File: design/flow/constraint.sdc
create_clock -name core_clock -period 4.58 [get_ports {clk}]
set_input_delay 0.9160 -clock core_clock [delete_from_list [all_inputs] [get_ports {clk}]]
set_output_delay 0.9160 -clock core_clock [all_outputs]
set_load 0.01 [all_outputs]
File: design/flow/config.mk
export PLATFORM = sky130hd
export DESIGN_NAME = processor
export DESIGN_NICKNAME = processor
export VERILOG_FILES = /design/flow/design.v
export SDC_FILE = /design/flow/constraint.sdc
export NUM_CORES = 4
export LEC_CHECK = 0
export ABC_AREA = 0
export CAP_MARGIN = 20
export CORE_MARGIN = 2
export CORE_UTILIZATION = 57
export CTS_CLUSTER_DIAMETER = 184
export MAX_ROUTING_LAYER = met5
export MIN_ROUTING_LAYER = met2
export PLACE_DENSITY_LB_ADDON = 0.02
export SETUP_SLACK_MARGIN = 1.35
export SLEW_MARGIN = 5
File: design/flow/design.v
module processor
(
	output reg w_en,
	output reg done,
	output reg [7:0] addr,
	output reg [31:0] data_out,
	input clk,
	input rst_n,
	input start,
	input [31:0] data_in
);
	parameter RESET = 3'd0;
	parameter READ_DATA = 3'd1;
	parameter READ_INSTRUCTON = 3'd2;
	parameter DELAY = 3'd3;
	parameter EXECUTE = 3'd4;
	parameter ADD = 3'd0;
	parameter SUB = 3'd1;
	parameter MUL = 3'd2;
	parameter TR = 3'd3;
	parameter DET = 3'd4;
	reg [2:0] cs,ns;
	reg [1:0] read_data_counter;
	reg [3:0] a11,a12,a21,a22,b11,b12,b21,b22;
	always@(posedge clk or negedge rst_n)begin
		if(~rst_n) cs <= RESET;
		else cs <= ns;
	end
	always@(*)begin
		case(cs)
			RESET : ns = (start & rst_n) ? READ_DATA : RESET;
			READ_DATA : ns = (read_data_counter == 2) ? READ_INSTRUCTON : READ_DATA;
			READ_INSTRUCTON : ns = DELAY;
			DELAY : ns = EXECUTE;
			EXECUTE : ns = RESET;
			default : ns = RESET;
		endcase
	end
	always@(posedge clk or negedge rst_n)begin
		if(~rst_n)begin
			done <= 0;
			w_en <= 0;
			addr <= 8'd255;
			data_out <= 0;
			read_data_counter <= 0;
			a11 <= 0;
			a12 <= 0;
			a21 <= 0; 
			a22 <= 0;
			b11 <= 0;
			b12 <= 0;
			b21 <= 0;
			b22 <= 0;	
		end
		else begin
			case(ns)
				RESET : begin
					done <= 0;
					w_en <= 0;
					addr <= 8'd255;
					data_out <= 0;
					read_data_counter <= 0;
					a11 <= 0;
					a12 <= 0;
					a21 <= 0; 
					a22 <= 0;
					b11 <= 0;
					b12 <= 0;
					b21 <= 0;
					b22 <= 0;
				end
				READ_DATA : begin
					done <= 0;
					w_en <= 0;
					addr <= 8'd255;
					data_out <= 0;
					read_data_counter <= read_data_counter + 1;
					a11 <= data_in[3:0];
					a12 <= data_in[7:4];
					a21 <= data_in[11:8]; 
					a22 <= data_in[15:12];
					b11 <= data_in[19:16];
					b12 <= data_in[23:20];
					b21 <= data_in[27:24];
					b22 <= data_in[31:28];
				end
				READ_INSTRUCTON : begin
					done <= 0;
					w_en <= 0;
					addr <= 0;
					data_out <= 0;
					read_data_counter <= 0;
					a11 <= a11;
					a12 <= a12;
					a21 <= a21; 
					a22 <= a22;
					b11 <= b11;
					b12 <= b12;
					b21 <= b21;
					b22 <= b22;
				end
				DELAY : begin
					done <= done;
					w_en <= w_en;
					addr <= addr;
					data_out <= 0;
					read_data_counter <= 0;
					a11 <= a11;
					a12 <= a12;
					a21 <= a21; 
					a22 <= a22;
					b11 <= b11;
					b12 <= b12;
					b21 <= b21;
					b22 <= b22;
				end
				EXECUTE : begin
					addr <= data_in[7:0];
					read_data_counter <= read_data_counter;
					a11 <= a11;
					a12 <= a12;
					a21 <= a21; 
					a22 <= a22;
					b11 <= b11;
					b12 <= b12;
					b21 <= b21;
					b22 <= b22;
					case(data_in[31:29])
						ADD : begin
							done <= 1;
							w_en <= 1;
							data_out [7:0] <= $signed(a11) + $signed(b11);
							data_out [15:8] <= $signed(a12) + $signed(b12);
							data_out [23:16] <= $signed(a21) + $signed(b21);
							data_out [31:24] <= $signed(a22) + $signed(b22);
						end
						SUB : begin
							done <= 1;
							w_en <= 1;
							data_out [7:0] <= $signed(a11) - $signed(b11);
							data_out [15:8] <= $signed(a12) - $signed(b12);
							data_out [23:16] <= $signed(a21) - $signed(b21);
							data_out [31:24] <= $signed(a22) - $signed(b22);
						end
						MUL : begin
							done <= 1;
							w_en <= 1;
							data_out [7:0] <= ($signed(a11) * $signed(b11)) + ($signed(a12) * $signed(b21));
							data_out [15:8] <= ($signed(a11) * $signed(b12)) + ($signed(a12) * $signed(b22));
							data_out [23:16] <= ($signed(a21) * $signed(b11)) + ($signed(a22) * $signed(b21));
							data_out [31:24] <= ($signed(a21) * $signed(b12)) + ($signed(a22) * $signed(b22));
						end
						TR : begin
							done <= 1;
							w_en <= 1;
							data_out [7:0] <= {a11[3],a11[3],a11[3],a11[3],a11};
							data_out [15:8] <= {a21[3],a21[3],a21[3],a21[3],a21};
							data_out [23:16] <= {a12[3],a12[3],a12[3],a12[3],a12};
							data_out [31:24] <= {a22[3],a22[3],a22[3],a22[3],a22};
						end
						DET : begin
							done <= 1;
							w_en <= 1;
							data_out <= ($signed(a11) * $signed(a22)) - ($signed(a12) * $signed(a21));
						end
						default : begin
							done <= 0;
							w_en <= 0;
						end
					endcase
				end
			endcase
		end
	end
endmodule
File: design/flow/run.sh
#!/bin/bash
# the make line also repeats each setting of config.mk as NAME=value (left out here)
make -C /OpenROAD-flow-scripts/flow DESIGN_CONFIG=/design/flow/config.mk WORK_HOME=/design/flow/orfs CLKGATE_MAP_FILE= finish
==> flow_summary_export.csv, run 1 <==
group,metric,value,unit
job,maxCapViolCount,0,
cts,clock_latency,380,ps
yosys,ys_seq_share,0.173,
yosys,topCellsByArea,"fa_1, ha_1, dfrtp_1",
yosys,syn_nets,1623,
yosys,ys_chip_area,11600,sq um
setup_path,critPathMaxFanout,6,
setup_path,slowest_delay,560,ps
global_route,grt_pass1_vias,15100,
timing,slew_headroom,0.327,
yosys,netlist_instances,1297,
setup_path,rr_worst_depth,17,
outcome,violations,"DRC, setup timing",
cts,cts_root_buf,"clkbuf_16",
hold_path,hold_class,"flop to flop",
timing,min_period,4700,ps
detailed_routing,num_vias,13300,
setup_path,crit_arrival,4970,ps
detailed_routing,drt_iter0_markers,2916,
yosys,edf_count,0,
finish,area_delta_synth_final,21.6,%
setup_path,crit_cells,17,
placed_design,place_ws,-180,ps
setup_path,crit_type,"flop to flop",
cts,cts_tree,"done",
yosys,synthAoiAreaFrac,0.127,
setup_path,cp-endpoint,"data_out[11]",
timing,worst_slack,-120,ps
yosys,syn-cell-area,11600,sq um
detailed_routing,n_antenna_cell,0,
detailed_routing,firstDrtPassIters,54,
hold_path,hold-path-endpoint,"cs[0]",
timing,fmax,0.213,GHz
yosys,synth_flops,80,
setup_path,path_cells,"nand2_4, inv_2, fa_1, inv_1, fa_1, fa_1, fa_1, ha_4, ha_4, o21ai_2, a22oi_2, a31oi_4, xnor2_4, buf_4, nor2_4, o22ai_1, a22o_1",
setup_path,r2r_end,"data_out[11]",
finish,fillers,1614,
cts,cts.sinks,80,
timing,finClkSkew,13.5,ps
detailed_routing,ant_nets,0,
floorplan,chip_area,21500,sq um
floorplan,initial_utilization,0.577,
yosys,synth_cell_types,49,
cts,cts_buffer_depth,2,
finish,regArea,2030,sq um
yosys,synth_area_leader_cell,"fa_1",
yosys,synthArstFlopShare,1.00,
yosys,mux_area_frac,0.00733,
job,warnings,59,
timing,tightest_slew,999,ps
floorplan,core-area,20100,sq um
setup_path,slowest_stage,"fa_1",
timing,rsz0062_at_grt,"true",
yosys,ys_sh_simple,0.119,
yosys,topCombFamilyByArea,"adder cells",
detailed_routing,vias_per_cell,7.73,
detailed_routing,wl_met1,0,microns
yosys,top_cell_area_share,0.248,
floorplan,die_h,147,microns
setup_path,reg2reg_slack,-120,ps
finish,layout.nets,1766,
yosys,synthTopCellsByCount,"inv_1, ha_1, fa_1",
setup_path,cpMostUsedCell,"fa_1",
finish,mi_logic_area,8950,sq um
detailed_routing,met3_length,14.6,mm
yosys,most_common_cell,"inv_1",
setup_path,crit_required,4850,ps
floorplan,rows,52,
hold_path,worstHoldStart,"cs[1]",
setup_path,startpoint_type,"flop",
detailed_routing,drcViolationCount,2,
detailed_routing,dr_wl_met2,15.7,mm
timing,fin_crit_sh,1.03,
placed_design,dpl.hpwl,27.1,mm
detailed_routing,routed.top_layer,"met5",
finish,finish.utilization,0.702,
setup_path,end_kind,"flop",
yosys,ys_cells,1297,
yosys,fa_ha_area_frac,0.407,
setup_path,crit_start,"a21[1]",
detailed_routing,detail_route.wl_per_cell,20.8,microns
cts,htreeDepth,3,
setup_path,worst-path-buf-inv,3,
hold_path,min_delay_path_depth,1,
timing,finalHoldViolCount,0,
yosys,synth.avg_cell_area,8.95,sq um
cts,cts_made_buffers,9,
cts,clkTransAtPathRegs,80,ps
timing,slew_viol_final,0,
global_route,overflow,0,
yosys,yosysWarnings,1,
setup_path,cp_top_family,"adder cells",
floorplan,io_pins,77,
placed_design,io_buffers,76,
detailed_routing,drt-total-wl,35.6,mm
global_route,antenna_found_initial,0,
yosys,synthXorXnorAreaFrac,0.0720,
outcome,outcome,"complete, but fails checks",
global_route,grt_pass1_wl,55.5,mm
global_route,track_usage,0.504,
timing,setup_viol,17,
setup_path,worstReg2RegStart,"a21[1]",
global_route,grt_start_max_net_pins,61,
yosys,synthFlopType,"dfrtp_1",
placed_design,place_congestion,1.02,
floorplan,die_width,147,microns
metal layers:
metal  vias up  track usage
li1       4392            -
met1      4809            -
met2      3494        0.556
met3       544        0.694
met4        22        0.127
met5         -        0.393
what timing repair did:
item	in CTS	in global routing
setup endpoints to repair	30	32
pin swaps	14	17
buffers inserted	7	4
resized	28	33
hold buffers	0	0
area by class of cell:
| cell class | count | share of cell area |
|---|---|---|
| multi-input combinational | 930 | 0.634 |
| sequential | 80 | 0.144 |
| timing repair buffer | 177 | 0.112 |
| inverter | 242 | 0.0650 |
| tap | 270 | 0.0239 |
| clock buffer | 10 | 0.0162 |
| clock inverter | 6 | 0.00470 |
metrics by stage:
stage	cells	setup TNS [ps]	instance area, sq um	hold slack (ps)
2_1_floorplan	1297	0	11900	397
3_3_place_gp	1686	-720	13400	414
3_5_place_dp	1686	-2670	13400	423
4_1_cts	1709	-27.0	13900	441
5_1_grt	1715	-3640	14100	457
6_report	1715	-1440	14100	435
==> inputs of run 2 (changes only) <==
ABC_AREA = unset   (was 0)
CORE_UTILIZATION = 72   (was 57)
CTS_CLUSTER_DIAMETER = 29   (was 184)
GPL_ROUTABILITY_DRIVEN = 0   (was unset)
GPL_TIMING_DRIVEN = 1   (was unset)
MAX_ROUTING_LAYER = met4   (was met5)
MIN_ROUTING_LAYER = unset   (was met2)
PLACE_DENSITY_LB_ADDON = 0.24   (was 0.02)
SETUP_SLACK_MARGIN = 0.42   (was 1.35)
SLEW_MARGIN = 20   (was 5)
clock period = 4.77 ns   (was 4.58 ns; I/O delays follow)
==> flow_summary_export.csv, run 2 <==
group,metric,value,unit
outcome,outcome,"complete, but fails checks",
yosys,mux_area_frac,0.00733,
global_route,grt_pass1_vias,11100,
setup_path,crit_cells,16,
setup_path,r2r_end,"data_out[20]",
timing,finalHoldViolCount,0,
setup_path,path_cells,"nand2b_4, fa_1, inv_2, fa_1, fa_1, fa_1, ha_4, ha_4, o21ai_2, a22oi_2, a31oi_4, xnor2_4, o21bai_4, buf_6, nor2_4, a221o_1",
detailed_routing,drcViolationCount,0,
yosys,synth_flops,80,
setup_path,slowest_stage,"fa_1",
cts,clkTransAtPathRegs,80,ps
setup_path,crit_type,"flop to flop",
finish,fillers,731,
detailed_routing,vias_per_cell,6.81,
outcome,violations,"setup timing",
yosys,synthXorXnorAreaFrac,0.0720,
yosys,synthFlopType,"dfrtp_1",
finish,finalNonFillerCells,1643,
global_route,overflow,0,
setup_path,critPathMaxFanout,6,
global_route,met1_usage,0.552,
finish,layout.nets,1745,
setup_path,worstReg2RegStart,"a11[2]",
detailed_routing,drt-total-wl,41.4,mm
setup_path,reg2reg_slack,-230,ps
global_route,met2_usage,0.696,
timing,min_period,5000,ps
placed_design,io_buffers,76,
timing,worst_slack,-227,ps
floorplan,chip_area,17100,sq um
yosys,synth_cell_types,49,
setup_path,cp-endpoint,"data_out[20]",
yosys,most_common_cell,"inv_1",
setup_path,cp_top_family,"adder cells",
yosys,yosysWarnings,1,
yosys,topCellsByArea,"fa_1, ha_1, dfrtp_1",
setup_path,startpoint_type,"flop",
setup_path,crit_arrival,5240,ps
yosys,synthTopCellsByCount,"inv_1, ha_1, fa_1",
cts,hold_buffers,0,
setup_path,crit_start,"a11[2]",
detailed_routing,num_vias,11200,
floorplan,rows,46,
timing,rsz0062_at_grt,"true",
yosys,ys_cells,1297,
finish,regArea,2030,sq um
cts,htreeDepth,3,
yosys,ys_sh_simple,0.119,
detailed_routing,firstDrtPassIters,14,
setup_path,rr_worst_depth,16,
floorplan,die_width,131,microns
placed_design,placed_cells,1601,
global_route,grt_busiest_layer,"met2",
floorplan,core-area,15800,sq um
setup_path,end_kind,"flop",
cts,clock_latency,370,ps
cts,cts_made_buffers,9,
yosys,top_cell_area_share,0.248,
floorplan,die_h,131,microns
detailed_routing,detail_route.wl_per_cell,25.2,microns
yosys,edf_count,0,
global_route,grt_pass1_wl,58.5,mm
cts,cts_root_buf,"clkbuf_16",
yosys,synthArstFlopShare,1.00,
cts,cts.sinks,80,
cts,cts_buffer_depth,2,
yosys,syn-cell-area,11600,sq um
yosys,ys_seq_share,0.173,
job,maxCapViolCount,0,
setup_path,worst-path-buf-inv,2,
global_route,track_usage,0.473,
timing,fmax,0.200,GHz
cts,cts_tree,"done",
timing,final.setup.tns,-3490,ps
timing,fin_crit_sh,1.05,
hold_path,min_delay_path_depth,1,
yosys,synth_area_leader_cell,"fa_1",
job,warnings,59,
yosys,topCombFamilyByArea,"adder cells",
global_route,use_met3,0.166,
global_route,grt_start_max_net_pins,57,
setup_path,crit_required,5010,ps
hold_path,worstHoldStart,"cs[1]",
timing,tightest_slew,932,ps
yosys,synth.avg_cell_area,8.95,sq um
floorplan,initial_utilization,0.733,
yosys,syn_nets,1623,
timing,slew_headroom,0.377,
detailed_routing,ant_nets,0,
setup_path,slowest_delay,570,ps
finish,area_delta_synth_final,19.2,%
timing,finClkSkew,15.9,ps
setup_path,cpMostUsedCell,"fa_1",
yosys,ys_chip_area,11600,sq um
detailed_routing,drt_iter0_markers,2028,
yosys,synthAoiAreaFrac,0.127,
timing,setup_viol,23,
yosys,fa_ha_area_frac,0.407,
timing,slew_viol_final,0,
placed_design,dpl.hpwl,26.4,mm
global_route,antenna_found_initial,2,
hold_path,hold_class,"flop to flop",
hold_path,hold-path-endpoint,"cs[0]",
yosys,netlist_instances,1297,
finish,mi_logic_area,8910,sq um
floorplan,io_pins,77,
## run 2: cell type report
type                    count  share of cell area
flip-flops and latches     80               0.147
inverters                 242              0.0670
diodes                      3            0.000543
clock inverters             4             0.00253
repair buffers            156               0.101
multi-input cells         930               0.644
clock buffers              12              0.0185
well taps                 216              0.0195
## run 2: per-layer routing
| layer | share of wire | up-vias | wire, microns |
|---|---|---|---|
| met1 | 0.32 | 5195 | 13200 |
| met4 | 0.10 | 0 | 4300 |
| met3 | 0.15 | 485 | 6310 |
| met5 | 0 | - | 0 |
| li1 | - | 4385 | - |
| met2 | 0.43 | 1117 | 17600 |
## run 2: stage by stage
step | hold WS (ps) | cell area (sq um) | setup slack (ps) | util
after floorplan | 397 | 11800 | 251 | -
after global placement | 418 | 13100 | 173 | 0.825
after detailed placement | 428 | 13100 | -24.2 | 0.825
after CTS | 446 | 13600 | 159 | 0.860
after global routing | 463 | 13800 | -273 | 0.874
final | 447 | 13800 | -227 | 0.874
## run 2: repair_timing
item / CTS / global route
gates resized: 39 / 40
pin swaps: 21 / 21
gates cloned: 0 / 0
setup endpoints to repair: 26 / 29
buffers inserted: 17 / 5
==> inputs of run 3 (changes only) <==
ABC_AREA = 1   (was unset)
CAP_MARGIN = 25   (was 20)
CORE_UTILIZATION = 54   (was 72)
CTS_CLUSTER_DIAMETER = 354   (was 29)
MAX_ROUTING_LAYER = met5   (was met4)
PLACE_DENSITY_LB_ADDON = 0.29   (was 0.24)
SETUP_SLACK_MARGIN = unset   (was 0.42)
TNS_END_PERCENT = 45   (was unset)
clock period = 7.21 ns   (was 4.77 ns; I/O delays follow)
==> flow_summary_export.csv, run 3 <==
group,metric,value,unit
outcome,outcome,"timing/DRC/antenna clean",
yosys,synth_flops,80,
placed_design,place_ws,1900,ps
finish,finalNonFillerCells,2024,
timing,slew_headroom,0.399,
global_route,track_usage,0.301,
global_route,grt_start_max_net_pins,46,
cts,hold_buffers,0,
yosys,syn-cell-area,12500,sq um
job,maxCapViolCount,0,
finish,finish.utilization,0.609,
hold_path,min_delay_path_depth,1,
setup_path,crit_arrival,5600,ps
timing,worst_slack,1870,ps
cts,cts_tree,"done",
setup_path,crit_required,7470,ps
yosys,synth_area_leader_cell,"fa_1",
timing,finClkSkew,11.1,ps
floorplan,die_h,156,microns
yosys,ys_seq_share,0.161,
setup_path,r2r_end,"data_out[31]",
yosys,synthAoiAreaFrac,0.103,
setup_path,end_kind,"flop",
timing,tightest_slew,902,ps
yosys,synthTopCellsByCount,"inv_1, nand2_1, ha_1",
detailed_routing,detail_route.wl_per_cell,17.4,microns
detailed_routing,drt_iter0_markers,986,
placed_design,io_buffers,76,
detailed_routing,num_vias,11100,
yosys,synthXorXnorAreaFrac,0.0259,
floorplan,chip_area,24400,sq um
yosys,syn_nets,2010,
yosys,synthArstFlopShare,1.00,
timing,fmax,0.187,GHz
placed_design,placed_cell_area,13500,sq um
cts,htreeDepth,3,
cts,post_cts_buffers,0,
detailed_routing,ant_nets,0,
timing,finalHoldViolCount,0,
detailed_routing,vias_per_cell,5.48,
cts,post_cts_resized,0,
cts,clock_latency,370,ps
setup_path,crit_start,"b22[3]",
yosys,synth_cell_types,45,
setup_path,cp_top_family,"adder cells",
setup_path,rr_worst_depth,17,
global_route,overflow,0,
yosys,edf_count,0,
global_route,grt_pass1_wl,56.8,mm
hold_path,hold_class,"flop to flop",
cts,cts_root_buf,"clkbuf_16",
yosys,yosysWarnings,1,
setup_path,crit_type,"flop to flop",
setup_path,slowest_stage,"dfrtp_1",
yosys,synthFlopType,"dfrtp_1",
finish,area_delta_synth_final,10.5,%
setup_path,critPathMaxFanout,26,
setup_path,cp-endpoint,"data_out[31]",
cts,cts_made_buffers,9,
floorplan,io_pins,77,
setup_path,worst-path-buf-inv,3,
placed_design,dpl.hpwl,27.5,mm
floorplan,rows,55,
yosys,mux_area_frac,0,
setup_path,worstReg2RegStart,"b22[3]",
timing,slew_viol_final,0,
finish,design_area,13800,sq um
detailed_routing,drcViolationCount,0,
yosys,fa_ha_area_frac,0.377,
floorplan,initial_utilization,0.551,
setup_path,startpoint_type,"flop",
yosys,most_common_cell,"inv_1",
hold_path,worstHoldStart,"cs[1]",
hold_path,hold-path-endpoint,"cs[0]",
setup_path,path_cells,"clkinv_1, nor2_1, fa_1, fa_1, fa_1, inv_1, fa_1, inv_1, ha_1, a21oi_1, o21ai_0, a21oi_1, nand3_1, nand2_1, nor2_1, o21bai_1, nand2_1",
floorplan,die_width,156,microns
setup_path,reg2reg_slack,1870,ps
yosys,ys_chip_area,12500,sq um
placed_design,placed_cells,2008,
timing,setup_viol,0,
yosys,ys_cells,1684,
yosys,ys_sh_simple,0.190,
detailed_routing,drt-total-wl,35.1,mm
yosys,netlist_instances,1684,
timing,fin_crit_sh,0.740,
detailed_routing,n_antenna_cell,0,
job,warnings,56,
setup_path,slowest_delay,940,ps
finish,layout.nets,2060,
setup_path,cpMostUsedCell,"fa_1",
cts,clkTransAtPathRegs,70,ps
yosys,synth.avg_cell_area,7.43,sq um
yosys,topCombFamilyByArea,"adder cells",
timing,final.setup.tns,0,ps
detailed_routing,firstDrtPassIters,5,
setup_path,crit_cells,17,
floorplan,core-area,22700,sq um
global_route,antenna_found_initial,0,
global_route,grt_pass1_vias,11200,
timing,rsz0062_at_grt,"false",
cts,cts_buffer_depth,2,
yosys,topCellsByArea,"fa_1, ha_1, dfrtp_1",
timing,min_period,5340,ps
yosys,top_cell_area_share,0.230,
cts,cts.sinks,80,
[run 3: per-layer routing]
metal,global-route usage,wire length [microns],vias to the layer above
met5,0,0,-
met4,0.124,1430,0
met3,0.0559,3040,112
met2,0.499,16500,512
met1,0.391,14200,5257
li1,-,-,5220
[run 3: cell type report]
type	count	area (sq um)
inverter	424	1590
fill	2019	8880
timing repair buffer	85	846
clock buffer	9	225
tap	285	357
multi-input combinational	1134	8710
sequential	80	2010
clock inverter	7	86.3
[run 3: stage by stage]
step / hold WS (ps)
global route: 455
detailed placement: 425
global placement: 410
finish: 437
floorplan: 405
CTS: 442
==> inputs of run 4 (changes only) <==
CAP_MARGIN = 40   (was 25)
CELL_PAD_IN_SITES_GLOBAL_PLACEMENT = 2   (was unset)
CORE_ASPECT_RATIO = 0.75   (was unset)
CORE_MARGIN = 4   (was 2)
CORE_UTILIZATION = 41   (was 54)
CTS_CLUSTER_DIAMETER = unset   (was 354)
GPL_ROUTABILITY_DRIVEN = 1   (was 0)
GPL_TIMING_DRIVEN = 0   (was 1)
MAX_ROUTING_LAYER = met4   (was met5)
MIN_ROUTING_LAYER = met1   (was unset)
PLACE_DENSITY = 0.68   (was unset)
PLACE_DENSITY_LB_ADDON = unset   (was 0.29)
SETUP_SLACK_MARGIN = 1.03   (was unset)
TNS_END_PERCENT = 90   (was 45)
clock period = 6.64 ns   (was 7.21 ns; I/O delays follow)
==> flow_summary_export.csv, run 4 <==
group,metric,value,unit
setup_path,path_cells,"clkbuf_2, nand2_1, inv_1, fa_1, inv_1, fa_1, fa_1, fa_1, ha_1, ha_1, inv_1, o21ai_0, nand2_1, nand2_1, nor2_1, nand3_1, nand3_4, nand2_2, o21ai_0, nand2_1",
timing,rsz0062_at_grt,"true",
yosys,synthArstFlopShare,1.00,
detailed_routing,drt_iter0_markers,967,
detailed_routing,n_antenna_cell,0,
setup_path,crit_start,"a21[1]",
floorplan,die_width,210,microns
setup_path,crit_arrival,5580,ps
yosys,netlist_instances,1684,
cts,htreeDepth,3,
floorplan,initial_utilization,0.415,
global_route,antenna_found_initial,1,
global_route,grt_pass1_vias,10300,
job,warnings,60,
yosys,top_cell_area_share,0.230,
yosys,syn_nets,2010,
yosys,most_common_cell,"inv_1",
yosys,synthTopCellsByCount,"inv_1, nand2_1, ha_1",
yosys,mux_area_frac,0,
global_route,overflow,0,
detailed_routing,firstDrtPassIters,6,
global_route,track_usage,0.254,
finish,area_delta_synth_final,13.5,%
setup_path,worst-path-buf-inv,4,
finish,design_area,14200,sq um
hold_path,worstHoldStart,"cs[1]",
job,maxCapViolCount,0,
detailed_routing,drt-total-wl,40.7,mm
floorplan,rows,55,
hold_path,hold-path-endpoint,"cs[0]",
finish,layout.nets,2105,
yosys,ys_sh_simple,0.190,
placed_design,dpl.hpwl,33.2,mm
timing,fmax,0.186,GHz
timing,tightest_slew,794,ps
setup_path,crit_type,"flop to flop",
yosys,topCombFamilyByArea,"adder cells",
setup_path,crit_cells,20,
yosys,synthFlopType,"dfrtp_1",
detailed_routing,detail_route.wl_per_cell,18.6,microns
finish,finish.utilization,0.471,
floorplan,chip_area,33400,sq um
detailed_routing,drcViolationCount,0,
hold_path,hold_class,"flop to flop",
setup_path,slowest_delay,590,ps
setup_path,cp_top_family,"adder cells",
finish,finalNonFillerCells,2183,
timing,fin_crit_sh,0.808,
setup_path,critPathMaxFanout,10,
placed_design,io_buffers,76,
yosys,synth_flops,80,
yosys,ys_chip_area,12500,sq um
yosys,topCellsByArea,"fa_1, ha_1, dfrtp_1",
yosys,yosysWarnings,1,
detailed_routing,ant_nets,0,
yosys,fa_ha_area_frac,0.377,
global_route,grt_start_max_net_pins,45,
yosys,synth_area_leader_cell,"fa_1",
cts,hold_buffers,0,
hold_path,min_delay_path_depth,1,
timing,slew_viol_final,0,
timing,finClkSkew,10.2,ps
yosys,ys_cells,1684,
detailed_routing,num_vias,10900,
setup_path,reg2reg_slack,1280,ps
setup_path,cp-endpoint,"data_out[10]",
yosys,synthAoiAreaFrac,0.103,
cts,cts_root_buf,"clkbuf_16",
finish,fillers,3122,
yosys,ys_seq_share,0.161,
floorplan,core-area,30100,sq um
cts,cts.sinks,80,
cts,cts_tree,"done",
setup_path,worstReg2RegStart,"a21[1]",
cts,cts_made_buffers,9,
cts,clkTransAtPathRegs,70,ps
detailed_routing,vias_per_cell,4.98,
setup_path,end_kind,"flop",
floorplan,io_pins,77,
cts,cts_buffer_depth,2,
setup_path,crit_required,6860,ps
yosys,synth_cell_types,45,
global_route,grt_pass1_wl,63.2,mm
yosys,edf_count,0,
yosys,syn-cell-area,12500,sq um
placed_design,placed_cell_area,13800,sq um
timing,min_period,5360,ps
placed_design,placed_cells,2160,
timing,setup_viol,0,
yosys,synth.avg_cell_area,7.43,sq um
placed_design,place_congestion,0.904,
timing,slew_headroom,0.471,
setup_path,slowest_stage,"dfrtp_1",
setup_path,r2r_end,"data_out[10]",
cts,clock_latency,350,ps
yosys,synthXorXnorAreaFrac,0.0259,
setup_path,rr_worst_depth,20,
floorplan,die_h,159,microns
timing,finalHoldViolCount,0,
setup_path,startpoint_type,"flop",
outcome,outcome,"timing/DRC/antenna clean",
==> run 4: timing repair <==
| item | 4_1_cts | 5_1_grt |
|---|---|---|
| gates resized | 11 | 30 |
| endpoints found under the setup margin | 20 | 22 |
| buffers inserted | 0 | 6 |
| hold endpoints to repair | 0 | 0 |
==> run 4: layer usage <==
metal | GRT usage | wire length (microns) | up-vias | share of wire
met5 | - | 0 | - | 0
met1 | 0.415 | 21300 | 5187 | 0.52
met2 | 0.337 | 15800 | 355 | 0.39
met3 | 0.0358 | 3210 | 23 | 0.079
li1 | - | - | 5303 | -
met4 | 0.0341 | 425 | 0 | 0.010
==> run 4: per-stage QoR <==
step / worst slack (ps) / TNS (ps) / hold WS (ps)
finish: 1280 / 0 / 438
floorplan: 2080 / 0 / 405
global placement: -260 / -10540 / 412
global route: 1000 / 0 / 462
CTS: 988 / 0 / 449
detailed placement: 797 / 0 / 431
==> run 4: final cells by class <==
cell class,instances,area (sq um),share of cell area
Multi-Input combinational cell,1134,8710,0.613
Sequential cell,80,2020,0.143
Inverter,424,1600,0.113
Timing Repair Buffer,84,836,0.0588
Tap cell,399,499,0.0351
Clock buffer,9,225,0.0159
Buffer,46,225,0.0159
Clock inverter,7,83.8,0.00590
==> inputs of run 5 (changes only) <==
CAP_MARGIN = 15   (was 40)
CELL_PAD_IN_SITES_GLOBAL_PLACEMENT = unset   (was 2)
CORE_ASPECT_RATIO = unset   (was 0.75)
CORE_MARGIN = 2   (was 4)
CORE_UTILIZATION = 70   (was 41)
CTS_CLUSTER_DIAMETER = 28   (was unset)
CTS_CLUSTER_SIZE = 72   (was unset)
GPL_ROUTABILITY_DRIVEN = unset   (was 1)
GPL_TIMING_DRIVEN = unset   (was 0)
MAX_ROUTING_LAYER = unset   (was met4)
MIN_ROUTING_LAYER = unset   (was met1)
PLACE_DENSITY = unset   (was 0.68)
SETUP_SLACK_MARGIN = 0.92   (was 1.03)
TNS_END_PERCENT = unset   (was 90)
clock period = 4.14 ns   (was 6.64 ns; I/O delays follow)
==> flow_summary_export.csv, run 5 <==
group,metric,value,unit
yosys,top_cell_area_share,0.230,
timing,tightest_slew,741,ps
cts,clock_latency,370,ps
setup_path,crit_cells,21,
detailed_routing,detail_route.wl_per_cell,23.2,microns
setup_path,r2r_end,"data_out[9]",
timing,fmax,0.193,GHz
hold_path,worstHoldStart,"cs[1]",
placed_design,io_buffers,76,
global_route,grt_start_max_net_pins,45,
yosys,topCombFamilyByArea,"adder cells",
yosys,synthXorXnorAreaFrac,0.0259,
cts,hold_buffers,0,
timing,setup_viol,29,
outcome,violations,"setup timing",
detailed_routing,ant_nets,0,
yosys,syn-cell-area,12500,sq um
yosys,yosysWarnings,1,
floorplan,initial_utilization,0.718,
yosys,fa_ha_area_frac,0.377,
setup_path,rr_worst_depth,21,
yosys,synthAoiAreaFrac,0.103,
detailed_routing,drcViolationCount,0,
setup_path,cp-endpoint,"data_out[9]",
setup_path,crit_required,4400,ps
placed_design,dpl.hpwl,30.2,mm
finish,finish.utilization,0.909,
global_route,track_usage,0.463,
global_route,grt_pass1_vias,13100,
yosys,netlist_instances,1684,
setup_path,crit_arrival,5450,ps
global_route,overflow,0,
global_route,grt_pass1_wl,65.9,mm
floorplan,io_pins,77,
floorplan,chip_area,19000,sq um
detailed_routing,drt_iter0_markers,2089,
cts,cts_buffer_depth,2,
outcome,outcome,"complete, but fails checks",
yosys,synth_cell_types,45,
yosys,most_common_cell,"inv_1",
yosys,syn_nets,2010,
cts,cts_tree,"done",
yosys,synthTopCellsByCount,"inv_1, nand2_1, ha_1",
yosys,topCellsByArea,"fa_1, ha_1, dfrtp_1",
cts,cts_made_buffers,9,
setup_path,cpMostUsedCell,"nand2_1",
hold_path,hold_class,"flop to flop",
setup_path,worstReg2RegStart,"a22[3]",
yosys,synth_flops,80,
job,maxCapViolCount,0,
placed_design,placed_cells,2104,
floorplan,die_h,138,microns
floorplan,die_width,138,microns
floorplan,core-area,17400,sq um
detailed_routing,num_vias,13800,
yosys,mux_area_frac,0,
floorplan,rows,48,
cts,cts.sinks,80,
timing,min_period,5190,ps
setup_path,startpoint_type,"flop",
setup_path,end_kind,"flop",
hold_path,min_delay_path_depth,1,
yosys,synth_area_leader_cell,"fa_1",
finish,fillers,762,
timing,finClkSkew,10.1,ps
setup_path,worst-path-buf-inv,4,
yosys,ys_sh_simple,0.190,
cts,clkTransAtPathRegs,70,ps
timing,rsz0062_at_grt,"true",
yosys,synthArstFlopShare,1.00,
setup_path,crit_type,"flop to flop",
yosys,synth.avg_cell_area,7.43,sq um
setup_path,reg2reg_slack,-1050,ps
setup_path,cp_top_family,"adder cells",
finish,finalNonFillerCells,2141,
setup_path,crit_start,"a22[3]",
cts,htreeDepth,3,
yosys,synthFlopType,"dfrtp_1",
detailed_routing,firstDrtPassIters,40,
placed_design,place_congestion,1.01,
timing,fin_crit_sh,1.25,
yosys,ys_chip_area,12500,sq um
setup_path,slowest_delay,600,ps
cts,cts_root_buf,"clkbuf_16",
timing,slew_headroom,0.505,
yosys,ys_cells,1684,
setup_path,slowest_stage,"fa_2",
timing,slew_viol_final,0,
yosys,edf_count,0,
hold_path,hold-path-endpoint,"cs[0]",
setup_path,critPathMaxFanout,7,
finish,area_delta_synth_final,26.6,%
timing,final.setup.tns,-26140,ps
detailed_routing,drt-total-wl,49.7,mm
timing,finalHoldViolCount,0,
yosys,ys_seq_share,0.161,
timing,worst_slack,-1050,ps
timing,hold_ws,446,ps
detailed_routing,vias_per_cell,6.42,
finish,layout.nets,2235,
setup_path,path_cells,"inv_4, nor2_1, fa_1, fa_1, fa_2, fa_2, ha_4, ha_4, inv_4, o21ai_4, nand2_1, nand2_1, nor2_2, inv_1, nand2_2, nand3_4, nand2_8, inv_4, nand2_1, nand2_1, nand2_1",
global_route,antenna_found_initial,4,
job,warnings,61,
==> run 5: metal layers <==
metal  GRT usage  part of all wire  vias to the layer above
li1            -                 -                     5572
met1       0.567              0.32                     6302
met2       0.727              0.42                     1336
met3       0.124              0.15                      540
met4       0.296              0.11                        4
met5           0            0.0012                        -
==> run 5: layout make-up <==
| class | instances | area (sq um) | share of cell area |
|---|---|---|---|
| clock buffer | 10 | 229 | 0.0145 |
| multi-input combinational | 1135 | 9410 | 0.594 |
| timing repair buffer | 259 | 2210 | 0.140 |
| sequential | 80 | 2030 | 0.128 |
| tap | 225 | 282 | 0.0178 |
| clock inverter | 5 | 58.8 | 0.00371 |
| inverter | 424 | 1610 | 0.102 |
| antenna | 3 | 7.51 | 0.000474 |
==> run 5: through the flow <==
| step | instance area (sq um) | setup slack, ps |
|---|---|---|
| 2_1_floorplan | 12800 | -77.6 |
| 5_1_grt | 15800 | -1020 |
| 6_report | 15800 | -1050 |
| 3_5_place_dp | 14800 | -386 |
| 4_1_cts | 15500 | -252 |
| 3_3_place_gp | 14800 | -283 |
==> run 5: what timing repair did <==
item / in CTS / in global routing
gates resized: 63 / 86
cloned: 1 / 0
pin swaps: 35 / 26
endpoints found under the setup margin: 31 / 32
setup buffers: 13 / 5
==> inputs of run 6 (changes only) <==
ABC_AREA = unset   (was 1)
CAP_MARGIN = 20   (was 15)
CORE_ASPECT_RATIO = 0.5   (was unset)
CORE_UTILIZATION = 71   (was 70)
CTS_CLUSTER_DIAMETER = 298   (was 28)
CTS_CLUSTER_SIZE = 98   (was 72)
GPL_ROUTABILITY_DRIVEN = 0   (was unset)
GPL_TIMING_DRIVEN = 1   (was unset)
PLACE_DENSITY_LB_ADDON = 0.29   (was unset)
SETUP_SLACK_MARGIN = unset   (was 0.92)
TNS_END_PERCENT = 15   (was unset)
clock period = 7.21 ns   (was 4.14 ns; I/O delays follow)
==> flow_summary_export.csv, run 6 <==
group,metric,value,unit
global_route,grt_start_max_net_pins,63,
finish,finalNonFillerCells,1575,
cts,clock_latency,360,ps
timing,setup_viol,0,
floorplan,die_h,94.4,microns
placed_design,placed_cells,1557,
yosys,most_common_cell,"inv_1",
yosys,topCellsByArea,"fa_1, ha_1, dfrtp_1",
finish,area_delta_synth_final,10.6,%
global_route,met1_usage,0.528,
finish,finish.utilization,0.818,
global_route,track_usage,0.420,
yosys,fa_ha_area_frac,0.407,
yosys,topCombFamilyByArea,"adder cells",
timing,slew_headroom,0.287,
yosys,ys_cells,1297,
setup_path,worstReg2RegStart,"a22[3]",
global_route,grt_pass1_vias,10600,
detailed_routing,vias_per_cell,6.36,
cts,cts_buffer_depth,2,
timing,final.setup.tns,0,ps
floorplan,chip_area,17400,sq um
detailed_routing,drt-total-wl,34.5,mm
outcome,outcome,"timing/DRC/antenna clean",
timing,fin_crit_sh,0.789,
setup_path,r2r_end,"data_out[21]",
cts,htreeDepth,3,
job,warnings,56,
placed_design,place_ws,1750,ps
job,maxCapViolCount,0,
yosys,mux_area_frac,0.00733,
cts,cts_tree,"done",
timing,rsz0062_at_grt,"false",
yosys,synthAoiAreaFrac,0.127,
cts,post_cts_buffers,0,
placed_design,dpl.hpwl,26.5,mm
cts,hold_buffers,0,
setup_path,crit_type,"flop to flop",
setup_path,slowest_stage,"dfrtp_1",
yosys,synthFlopType,"dfrtp_1",
yosys,edf_count,0,
setup_path,cp_top_family,"adder cells",
floorplan,core-area,15700,sq um
placed_design,placed_cell_area,12500,sq um
yosys,ys_seq_share,0.173,
finish,design_area,12800,sq um
detailed_routing,drt_iter0_markers,1609,
setup_path,reg2reg_slack,1520,ps
timing,min_period,5690,ps
detailed_routing,num_vias,10000,
setup_path,crit_required,7450,ps
floorplan,io_pins,77,
yosys,synthArstFlopShare,1.00,
detailed_routing,drcViolationCount,0,
hold_path,hold_class,"flop to flop",
yosys,yosysWarnings,1,
yosys,ys_chip_area,11600,sq um
setup_path,crit_cells,19,
cts,cts_root_buf,"clkbuf_16",
hold_path,hold-path-endpoint,"cs[0]",
cts,post_cts_resized,0,
yosys,top_cell_area_share,0.248,
yosys,synth_area_leader_cell,"fa_1",
setup_path,cp-endpoint,"data_out[21]",
global_route,met2_usage,0.656,
cts,clkTransAtPathRegs,70,ps
hold_path,min_delay_path_depth,1,
setup_path,critPathMaxFanout,11,
placed_design,io_buffers,76,
global_route,grt_busiest_layer,"met2",
setup_path,worst-path-buf-inv,5,
cts,cts.sinks,80,
yosys,synth_cell_types,49,
yosys,synthXorXnorAreaFrac,0.0720,
yosys,syn-cell-area,11600,sq um
timing,finClkSkew,12.9,ps
setup_path,end_kind,"flop",
global_route,antenna_found_initial,2,
detailed_routing,detail_route.wl_per_cell,21.9,microns
floorplan,rows,32,
global_route,grt_pass1_wl,54.6,mm
timing,worst_slack,1520,ps
yosys,synth_flops,80,
detailed_routing,ant_nets,0,
setup_path,slowest_delay,570,ps
global_route,overflow,0,
yosys,synth.avg_cell_area,8.95,sq um
cts,cts_made_buffers,9,
setup_path,crit_start,"a22[3]",
yosys,syn_nets,1623,
timing,tightest_slew,1070,ps
finish,layout.nets,1673,
floorplan,initial_utilization,0.739,
timing,hold_ws,436,ps
setup_path,cpMostUsedCell,"inv_1",
yosys,netlist_instances,1297,
yosys,ys_sh_simple,0.119,
global_route,use_met3,0.147,
hold_path,worstHoldStart,"cs[1]",
setup_path,path_cells,"clkinv_1, nor2_1, fa_1, inv_1, ha_1, ha_1, inv_1, fa_1, inv_1, fa_1, inv_1, ha_1, a31oi_1, a22oi_1, a31oi_1, xnor2_2, o21bai_4, nor2_1, a221o_1",
detailed_routing,firstDrtPassIters,10,
timing,slew_viol_final,0,
timing,finalHoldViolCount,0,
setup_path,rr_worst_depth,19,
setup_path,crit_arrival,5920,ps
yosys,synthTopCellsByCount,"inv_1, ha_1, fa_1",
timing,fmax,0.176,GHz
setup_path,startpoint_type,"flop",
floorplan,die_width,185,microns
==> run 6: area by class of cell <==
type	count	area [sq um]
Clock buffer	9	225
Antenna cell	2	5.00
Multi-Input combinational cell	930	8510
Sequential cell	80	2010
Tap cell	221	277
Fill cell	935	2860
Timing Repair Buffer	84	818
Inverter	242	908
Clock inverter	7	78.8
==> run 6: metal layers <==
metal  up-vias  wire (microns)
met4         0            1870
met2       740           15400
met5         -               0
li1       4228               -
met3       218            4760
met1      4838           12500
==> inputs of run 7 (changes only) <==
CORE_ASPECT_RATIO = unset   (was 0.5)
CORE_MARGIN = 3   (was 2)
CORE_UTILIZATION = 39   (was 71)
CTS_CLUSTER_DIAMETER = unset   (was 298)
CTS_CLUSTER_SIZE = 49   (was 98)
GPL_ROUTABILITY_DRIVEN = unset   (was 0)
GPL_TIMING_DRIVEN = unset   (was 1)
PLACE_DENSITY_LB_ADDON = 0.14   (was 0.29)
SETUP_SLACK_MARGIN = -0.08   (was unset)
TNS_END_PERCENT = 35   (was 15)
clock period = 3.28 ns   (was 7.21 ns; I/O delays follow)
==> flow_summary_export.csv, run 7 <==
group,metric,value,unit
outcome,outcome,"complete, but fails checks",
outcome,violations,"setup timing",
setup_path,reg2reg_slack,-1280,ps
floorplan,io_pins,77,
detailed_routing,firstDrtPassIters,7,
detailed_routing,detail_route.wl_per_cell,18.0,microns
yosys,fa_ha_area_frac,0.407,
yosys,synth_flops,80,
setup_path,crit_required,3510,ps
timing,tightest_slew,787,ps
cts,cts_root_buf,"clkbuf_16",
timing,slew_headroom,0.475,
yosys,syn_nets,1623,
finish,regArea,2030,sq um
finish,layout.nets,1893,
cts,clock_latency,350,ps
finish,fillers,2811,
hold_path,hold_class,"input pin to asynchronous set/reset pin",
finish,area_delta_synth_final,29.8,%
cts,hold_buffers,0,
timing,finalHoldViolCount,0,
cts,cts_buffer_depth,2,
setup_path,rr_worst_depth,17,
cts,cts_tree,"done",
floorplan,die_h,179,microns
floorplan,core-area,29000,sq um
global_route,grt_pass1_vias,9965,
placed_design,place_ws,-1420,ps
floorplan,chip_area,31900,sq um
yosys,topCombFamilyByArea,"adder cells",
timing,final.setup.tns,-34230,ps
placed_design,place_congestion,0.924,
timing,rsz0062_at_grt,"true",
placed_design,dpl.hpwl,29.3,mm
job,maxCapViolCount,0,
finish,mi_logic_area,8790,sq um
yosys,syn-cell-area,11600,sq um
yosys,mux_area_frac,0.00733,
yosys,synth_area_leader_cell,"fa_1",
detailed_routing,num_vias,9596,
timing,slew_viol_final,0,
finish,design_area,15100,sq um
cts,cts_made_buffers,9,
yosys,most_common_cell,"inv_1",
detailed_routing,n_antenna_cell,0,
yosys,synthArstFlopShare,1.00,
setup_path,startpoint_type,"flop",
setup_path,crit_type,"flop to flop",
global_route,antenna_found_initial,0,
yosys,synthTopCellsByCount,"inv_1, ha_1, fa_1",
detailed_routing,drt-total-wl,35.1,mm
finish,finalNonFillerCells,1955,
detailed_routing,ant_nets,0,
floorplan,die_width,179,microns
setup_path,cp_top_family,"adder cells",
yosys,ys_chip_area,11600,sq um
placed_design,placed_cell_area,14500,sq um
yosys,synth.avg_cell_area,8.95,sq um
setup_path,crit_cells,17,
timing,fin_crit_sh,1.39,
setup_path,path_cells,"buf_4, nand2b_4, fa_1, inv_1, fa_1, fa_1, fa_1, ha_4, ha_4, o21ai_2, a22oi_2, a31oi_2, xnor2_2, o21bai_4, buf_12, nor2_4, a221o_1",
timing,fmax,0.219,GHz
yosys,edf_count,0,
cts,clkTransAtPathRegs,70,ps
global_route,grt_pass1_wl,56.1,mm
setup_path,cpMostUsedCell,"fa_1",
yosys,yosysWarnings,1,
timing,finClkSkew,12.7,ps
timing,setup_viol,30,
setup_path,crit_start,"a22[3]",
cts,htreeDepth,3,
global_route,overflow,0,
timing,worst_slack,-1280,ps
floorplan,initial_utilization,0.400,
placed_design,placed_cells,1929,
setup_path,critPathMaxFanout,4,
job,warnings,59,
yosys,ys_cells,1297,
detailed_routing,vias_per_cell,4.91,
setup_path,worst-path-buf-inv,3,
cts,cts.sinks,80,
global_route,track_usage,0.232,
setup_path,slowest_delay,540,ps
floorplan,rows,62,
setup_path,crit_arrival,4790,ps
setup_path,r2r_end,"data_out[12]",
setup_path,cp-endpoint,"data_out[12]",
global_route,grt_start_max_net_pins,45,
setup_path,worstReg2RegStart,"a22[3]",
yosys,synthFlopType,"dfrtp_1",
yosys,top_cell_area_share,0.248,
setup_path,end_kind,"flop",
yosys,topCellsByArea,"fa_1, ha_1, dfrtp_1",
detailed_routing,drcViolationCount,0,
detailed_routing,drt_iter0_markers,466,
yosys,synthAoiAreaFrac,0.127,
yosys,synth_cell_types,49,
timing,min_period,4560,ps
setup_path,slowest_stage,"fa_1",
yosys,synthXorXnorAreaFrac,0.0720,
yosys,ys_seq_share,0.173,
yosys,netlist_instances,1297,
yosys,ys_sh_simple,0.119,
placed_design,io_buffers,76,
## run 7: area by class of cell
| cell class | instances | share of cell area |
|---|---|---|
| inverters | 242 | 0.0611 |
| multi-input cells | 930 | 0.584 |
| flip-flops and latches | 80 | 0.135 |
| clock buffers | 9 | 0.0150 |
| well taps | 384 | 0.0319 |
| repair buffers | 304 | 0.171 |
| clock inverters | 6 | 0.00291 |
## run 7: metrics by stage
step                 util  hold WS, ps
floorplan               -          360
global placement    0.501          411
detailed placement  0.501          424
CTS                 0.514          384
global route        0.519          408
finish              0.519          369
## run 7: repair_timing
item | 4_1_cts | 5_1_grt
resized | 23 | 19
pin swaps | 10 | 11
hold endpoints to repair | 0 | 0
setup endpoints to repair | 30 | 31
buffers inserted | 3 | 8
## run 7: metal layers
layer / vias up / track usage / share of wire
li1: 4685 / - / -
met1: 4615 / 0.335 / 0.49
met4: 0 / 0.0640 / 0.028
met2: 238 / 0.359 / 0.43
met5: - / 0 / 0
met3: 58 / 0.0368 / 0.050
==> inputs of run 8 (changes only) <==
CORE_MARGIN = 2   (was 3)
CORE_UTILIZATION = 72   (was 39)
CTS_CLUSTER_DIAMETER = 172   (was unset)
CTS_CLUSTER_SIZE = 24   (was 49)
GPL_ROUTABILITY_DRIVEN = 0   (was unset)
GPL_TIMING_DRIVEN = 1   (was unset)
HOLD_SLACK_MARGIN = -0.1   (was unset)
MAX_ROUTING_LAYER = met4   (was unset)
PLACE_DENSITY_LB_ADDON = 0.24   (was 0.14)
SETUP_SLACK_MARGIN = unset   (was -0.08)
SLEW_MARGIN = 40   (was 20)
TNS_END_PERCENT = unset   (was 35)
clock period = 4.58 ns   (was 3.28 ns; I/O delays follow)
==> flow_summary_export.csv, run 8 <==
group,metric,value,unit
outcome,outcome,"complete, but fails checks",
outcome,violations,"setup timing",
setup_path,worst-path-buf-inv,5,
cts,cts_tree,"done",
timing,min_period,4760,ps
yosys,ys_chip_area,11600,sq um
global_route,grt_pass1_wl,55.1,mm
finish,design_area,13800,sq um
placed_design,place_ws,-186,ps
setup_path,startpoint_type,"flop",
setup_path,worstReg2RegStart,"a11[3]",
yosys,syn-cell-area,11600,sq um
yosys,synthArstFlopShare,1.00,
job,maxCapViolCount,0,
floorplan,io_pins,77,
finish,mi_logic_area,8860,sq um
global_route,grt_start_max_net_pins,58,
placed_design,dpl.hpwl,25.9,mm
yosys,yosysWarnings,1,
setup_path,critPathMaxFanout,6,
detailed_routing,detail_route.wl_per_cell,23.2,microns
setup_path,crit_type,"flop to flop",
finish,area_delta_synth_final,19.1,%
global_route,overflow,0,
detailed_routing,vias_per_cell,6.48,
yosys,ys_sh_simple,0.119,
cts,cts_buffer_depth,2,
hold_path,hold-path-endpoint,"cs[0]",
finish,regArea,2020,sq um
yosys,topCombFamilyByArea,"adder cells",
global_route,track_usage,0.445,
setup_path,crit_required,4820,ps
job,warnings,58,
yosys,ys_cells,1297,
cts,clkTransAtPathRegs,70,ps
global_route,antenna_found_initial,1,
setup_path,cp_top_family,"adder cells",
timing,slew_headroom,0.433,
placed_design,io_buffers,76,
setup_path,reg2reg_slack,-180,ps
setup_path,r2r_end,"data_out[15]",
cts,cts_made_buffers,9,
cts,hold_buffers,0,
hold_path,min_delay_path_depth,1,
hold_path,worstHoldStart,"cs[1]",
yosys,synth_area_leader_cell,"fa_1",
floorplan,die_width,131,microns
floorplan,rows,46,
cts,clock_latency,360,ps
setup_path,crit_start,"a11[3]",
yosys,synthAoiAreaFrac,0.127,
timing,worst_slack,-179,ps
detailed_routing,firstDrtPassIters,8,
setup_path,rr_worst_depth,15,
yosys,synth.avg_cell_area,8.95,sq um
setup_path,end_kind,"flop",
yosys,ys_seq_share,0.173,
cts,cts.sinks,80,
timing,hold_ws,445,ps
timing,fin_crit_sh,1.04,
floorplan,initial_utilization,0.733,
detailed_routing,ant_nets,0,
timing,slew_viol_final,0,
setup_path,slowest_delay,530,ps
yosys,top_cell_area_share,0.248,
floorplan,die_h,131,microns
detailed_routing,drt_iter0_markers,1487,
setup_path,slowest_stage,"fa_1",
finish,fillers,742,
timing,finalHoldViolCount,0,
hold_path,hold_class,"flop to flop",
yosys,topCellsByArea,"fa_1, ha_1, dfrtp_1",
placed_design,placed_cell_area,13100,sq um
global_route,grt_pass1_vias,10800,
timing,setup_viol,25,
floorplan,core-area,15800,sq um
detailed_routing,drt-total-wl,38.3,mm
yosys,most_common_cell,"inv_1",
setup_path,path_cells,"buf_4, buf_4, clkinvlp_4, nor2_2, fa_1, inv_1, fa_1, fa_1, fa_1, inv_1, ha_1, a21oi_1, o21ai_0, xnor2_1, a221o_1",
yosys,synthXorXnorAreaFrac,0.0720,
yosys,mux_area_frac,0.00733,
detailed_routing,drcViolationCount,0,
setup_path,crit_arrival,5000,ps
timing,rsz0062_at_grt,"true",
timing,final.setup.tns,-2600,ps
setup_path,cpMostUsedCell,"fa_1",
floorplan,chip_area,17100,sq um
yosys,synth_cell_types,49,
yosys,fa_ha_area_frac,0.407,
yosys,synthTopCellsByCount,"inv_1, ha_1, fa_1",
setup_path,cp-endpoint,"data_out[15]",
yosys,syn_nets,1623,
finish,layout.nets,1755,
yosys,synthFlopType,"dfrtp_1",
timing,finClkSkew,9.53,ps
yosys,netlist_instances,1297,
yosys,synth_flops,80,
detailed_routing,num_vias,10700,
timing,fmax,0.210,GHz
setup_path,crit_cells,15,
yosys,edf_count,0,
cts,htreeDepth,3,
cts,cts_root_buf,"clkbuf_16",
timing,tightest_slew,845,ps
-- run 8: timing repair --
item,CTS,global route
resized,26,48
setup buffers,10,6
setup endpoints to repair,24,27
pin swaps,19,18
-- run 8: metrics by stage --
step	util	cells
after floorplan	-	1297
after global placement	0.828	1618
after detailed placement	0.828	1618
after CTS	0.857	1644
after global routing	0.873	1651
final	0.873	1651
-- run 8: metal layers --
layer | part of all wire | GRT usage | vias up | routed length (microns)
met5 | 0 | - | - | 0
met4 | 0.093 | 0.265 | 0 | 3550
met3 | 0.13 | 0.0985 | 346 | 5000
met2 | 0.44 | 0.682 | 926 | 17000
met1 | 0.33 | 0.543 | 5015 | 12800
li1 | - | - | 4408 | -
-- run 8: cell type report --
cell class / instances / share of cell area
Antenna cell: 1 / 0.000181
Clock inverter: 4 / 0.00263
Tap cell: 216 / 0.0196
Clock buffer: 12 / 0.0186
Inverter: 242 / 0.0661
Timing Repair Buffer: 166 / 0.106
Multi-Input combinational cell: 930 / 0.641
Sequential cell: 80 / 0.146
==> inputs of run 9 (changes only) <==
ABC_AREA = 1   (was unset)
CAP_MARGIN = 10   (was 20)
CORE_ASPECT_RATIO = 0.5   (was unset)
CTS_CLUSTER_DIAMETER = 208   (was 172)
CTS_CLUSTER_SIZE = 98   (was 24)
GPL_ROUTABILITY_DRIVEN = unset   (was 0)
GPL_TIMING_DRIVEN = unset   (was 1)
HOLD_SLACK_MARGIN = unset   (was -0.1)
MAX_ROUTING_LAYER = unset   (was met4)
PLACE_DENSITY_LB_ADDON = unset   (was 0.24)
SETUP_SLACK_MARGIN = -0.32   (was unset)
SLEW_MARGIN = 20   (was 40)
TNS_END_PERCENT = 10   (was unset)
clock period = 3.57 ns   (was 4.58 ns; I/O delays follow)
==> flow_summary_export.csv, run 9 <==
group,metric,value,unit
outcome,outcome,"complete, but fails checks",
outcome,violations,"setup timing",
timing,tightest_slew,754,ps
setup_path,crit_required,3880,ps
placed_design,place_congestion,1.01,
yosys,ys_seq_share,0.161,
setup_path,reg2reg_slack,-1310,ps
floorplan,rows,34,
cts,clkTransAtPathRegs,80,ps
cts,hold_buffers,0,
global_route,grt_start_max_net_pins,52,
finish,layout.nets,2248,
yosys,synthXorXnorAreaFrac,0.0259,
yosys,synth.avg_cell_area,7.43,sq um
setup_path,crit_start,"b21[2]",
yosys,topCombFamilyByArea,"adder cells",
timing,slew_headroom,0.498,
floorplan,die_h,97.2,microns
yosys,synth_cell_types,45,
setup_path,worst-path-buf-inv,4,
yosys,synthTopCellsByCount,"inv_1, nand2_1, ha_1",
yosys,syn_nets,2010,
floorplan,io_pins,77,
timing,fmax,0.205,GHz
timing,finalHoldViolCount,0,
cts,cts_tree,"done",
job,maxCapViolCount,0,
yosys,topCellsByArea,"fa_1, ha_1, dfrtp_1",
cts,cts_root_buf,"clkbuf_16",
finish,mi_logic_area,9110,sq um
placed_design,place_ws,-955,ps
placed_design,io_buffers,76,
global_route,antenna_found_initial,2,
global_route,track_usage,0.501,
setup_path,crit_arrival,5190,ps
floorplan,die_width,190,microns
yosys,synth_flops,80,
finish,finish.utilization,0.910,
setup_path,cp-endpoint,"data_out[7]",
setup_path,cp_top_family,"adder cells",
timing,slew_viol_final,0,
timing,setup_viol,30,
yosys,synth_area_leader_cell,"fa_1",
cts,clock_latency,370,ps
finish,area_delta_synth_final,25.0,%
setup_path,path_cells,"nand2_1, fa_1, inv_1, fa_1, fa_1, inv_1, fa_1, inv_1, ha_1, a21oi_1, o21ai_0, a31oi_1, inv_1, nand2_1, nand3_1, nand2_1, nand2_1, nand2_1",
setup_path,worstReg2RegStart,"b21[2]",
floorplan,core-area,17200,sq um
yosys,yosysWarnings,1,
detailed_routing,num_vias,13500,
detailed_routing,drcViolationCount,0,
hold_path,worstHoldStart,"cs[1]",
timing,min_period,4880,ps
detailed_routing,drt_iter0_markers,2106,
detailed_routing,vias_per_cell,6.25,
yosys,mux_area_frac,0,
global_route,overflow,0,
setup_path,crit_cells,18,
detailed_routing,firstDrtPassIters,12,
hold_path,hold-path-endpoint,"cs[0]",
placed_design,dpl.hpwl,33.2,mm
yosys,ys_sh_simple,0.190,
cts,htreeDepth,3,
yosys,top_cell_area_share,0.230,
setup_path,slowest_delay,750,ps
timing,worst_slack,-1310,ps
cts,cts.sinks,80,
yosys,synthFlopType,"dfrtp_1",
detailed_routing,drt-total-wl,47.6,mm
setup_path,startpoint_type,"flop",
detailed_routing,detail_route.wl_per_cell,22.0,microns
yosys,netlist_instances,1684,
finish,fillers,723,
hold_path,min_delay_path_depth,1,
floorplan,chip_area,18500,sq um
yosys,ys_cells,1684,
setup_path,cpMostUsedCell,"nand2_1",
timing,finClkSkew,10.0,ps
setup_path,rr_worst_depth,18,
timing,fin_crit_sh,1.37,
yosys,fa_ha_area_frac,0.377,
job,warnings,61,
setup_path,critPathMaxFanout,8,
cts,cts_made_buffers,9,
setup_path,slowest_stage,"dfrtp_1",
setup_path,crit_type,"flop to flop",
yosys,most_common_cell,"inv_1",
yosys,synthArstFlopShare,1.00,
hold_path,hold_class,"flop to flop",
cts,cts_buffer_depth,2,
detailed_routing,ant_nets,0,
global_route,grt_pass1_vias,14000,
setup_path,r2r_end,"data_out[7]",
yosys,synthAoiAreaFrac,0.103,
floorplan,initial_utilization,0.728,
yosys,ys_chip_area,12500,sq um
yosys,edf_count,0,
global_route,grt_pass1_wl,70.8,mm
finish,regArea,2030,sq um
finish,design_area,15600,sq um
setup_path,end_kind,"flop",
yosys,syn-cell-area,12500,sq um
placed_design,placed_cell_area,15000,sq um
timing,rsz0062_at_grt,"true",
run 9: layout make-up:
type	instances	share of cell area
Sequential cell	80	0.130
Antenna cell	1	0.000160
Tap cell	234	0.0187
Multi-Input combinational cell	1134	0.583
Clock inverter	6	0.00320
Timing Repair Buffer	273	0.148
Inverter	424	0.102
Clock buffer	10	0.0153
run 9: per-layer routing:
| layer | wire, microns | global-route usage |
|---|---|---|
| met1 | 16000 | 0.609 |
| met2 | 20700 | 0.785 |
| met5 | 0 | 0 |
| met4 | 3870 | 0.305 |
| met3 | 7030 | 0.157 |
run 9: metrics by stage:
| stage | hold slack, ps | cells | setup TNS (ps) |
|---|---|---|---|
| global placement | 408 | 2139 | -20730 |
| finish | 483 | 2162 | -27980 |
| detailed placement | 451 | 2139 | -24450 |
| CTS | 464 | 2159 | -21840 |
| floorplan | 405 | 1684 | -17010 |
| global route | 497 | 2161 | -31090 |
run 9: repair_timing:
action	4_1_cts	5_1_grt
endpoints found under the setup margin	29	30
pin swaps	13	13
gates resized	50	47
setup buffers	4	2
